==> run a: inputs <==
## breakout
module breakout(
    input  clk,
    input  rst,
    input  rota,
    input  rotb,
    input  de,
    output red,
    output green,
    output blue,
    output hsync,
    output vsync
    );
wire [9:0] xpos;
wire [9:0] ypos;
signal_generator signal_generator_inst(clk, rst, hsync, vsync, xpos, ypos);
game game_inst(clk, rst, xpos, ypos, ~rota, ~rotb, ~de, red, green, blue);
endmodule
clock: 16.3 ns
lec_check: 0
abc_area: 1
cap_margin: 30
core_margin: 2
core_utilization: 68
cts_cluster_diameter: 258
cts_cluster_size: 41
hold_slack_margin: 0.3
setup_slack_margin: -1.27
slew_margin: 20
run.sh (not shown) runs the stock make flow with config.mk's settings and CLKGATE_MAP_FILE=.
==> run b (differences from run a) <==
- CAP_MARGIN: 30 -> 20
- CORE_UTILIZATION: 68 -> 70
- CTS_CLUSTER_DIAMETER: 258 -> default
- CTS_CLUSTER_SIZE: 41 -> 17
- HOLD_SLACK_MARGIN: 0.3 -> default
- PLACE_DENSITY_LB_ADDON: default -> 0.15
- SETUP_SLACK_MARGIN: -1.27 -> 1.95
==> flow/constraint.sdc (replaced) <==
create_clock -name core_clock -period 7.37 [get_ports {clk}]
set_input_delay 1.4740 -clock core_clock [delete_from_list [all_inputs] [get_ports {clk}]]
set_output_delay 1.4740 -clock core_clock [all_outputs]
set_load 0.01 [all_outputs]
==> notes <==
- Run b completed without violations. Run a ran to the end with no violations.
- Of run b and run a, run b has the higher utilization (gap 2.7 points).
- In sequential share of layout area, run a and run b hardly differ.
- Synthesized cell count is the same in run a and run b.
- Of run b and run a, run a has the higher die area (gap about 2.8%, measured against run a).
- In run b the hold slack is lower than in run a, by 0.0023 ns.
- Between run b and run a, the lower clock skew is in run b (gap 0.0029 ns).
- In clock-buffer cell count, run a and run b do not differ.
==> figures <==
quantity                                                                     run a                    run b
Final weighted congestion in routability-driven placement                     1.04                     1.04
Placed Cells                                                                  2041                     2037
M1 WL                                                                      14.6 mm                  14.0 mm
Post-route insts no fill                                                      2073                     2069
Met3 layer usage reported by global route                                    5.85%                    5.63%
Power per cell area                                                   73.8 mW/mm^2              162 mW/mm^2
Placed cell areas                                                     0.0126 sq mm             0.0126 sq mm
Non-clock buffers, area share                                                1.23%                    1.24%
WHS Path Cells                                                                   2                        1
X dimension of the die                                                      139 um                   138 um
Worst setup skew after layout                                            0.0156 ns                0.0126 ns
Power after layout                                                          979 uW                  2.15 mW
Outcome                                                    complete, no violations  complete, no violations
First-iteration detailed-routing DRC count                                     970                     1231
Number of warnings the tools reported                                           39                       37
Min setup slack post-route                                                 8.99 ns                  2.16 ns


==> job 730 <==
breakout again, from the RTL that the note above started with.
Settings: LEC_CHECK=0, CAP_MARGIN=20, CORE_ASPECT_RATIO=1.99, CORE_MARGIN=2, CORE_UTILIZATION=40, CTS_CLUSTER_DIAMETER=86, CTS_CLUSTER_SIZE=48, SLEW_MARGIN=35; clock period 40.0 ns.
==> job 7730 (differences from job 730) <==
==> flow/config.mk (replaced) <==
export PLATFORM = sky130hd
export DESIGN_NAME = breakout
export DESIGN_NICKNAME = breakout
export VERILOG_FILES = /design/flow/design.v
export SDC_FILE = /design/flow/constraint.sdc
export NUM_CORES = 4
export LEC_CHECK = 0
export CAP_MARGIN = 35
export CELL_PAD_IN_SITES_DETAIL_PLACEMENT = 2
export CELL_PAD_IN_SITES_GLOBAL_PLACEMENT = 3
export CORE_ASPECT_RATIO = 0.89
export CORE_MARGIN = 3
export CORE_UTILIZATION = 18
export MIN_ROUTING_LAYER = met2
export PLACE_DENSITY_LB_ADDON = 0.09
export SLEW_MARGIN = 5
==> impl_metrics.ini <==
; synthesis and place-and-route metrics
[power]
seqPwrFrac_pct = 47.0
ir_drop_uv = 18.7
p_int_w = 0.000287

[finish]
finish.instance_area_sq_mm = 0.0129

[status]
status = timing/DRC/antenna clean
(the above is from job 7730)
==> impl_metrics.ini <==
; synthesis and place-and-route metrics
[power]
seqPwrFrac_pct = 48.4
ir_drop_uv = 31.5

[status]
status = timing/DRC/antenna clean

[finish]
finish.instance_area_sq_mm = 0.0121

[timing]
fin_hold_ws_ns = 0.463
(the above is from job 730)
No activity file was given, so power comes from the tool's default toggle rates.
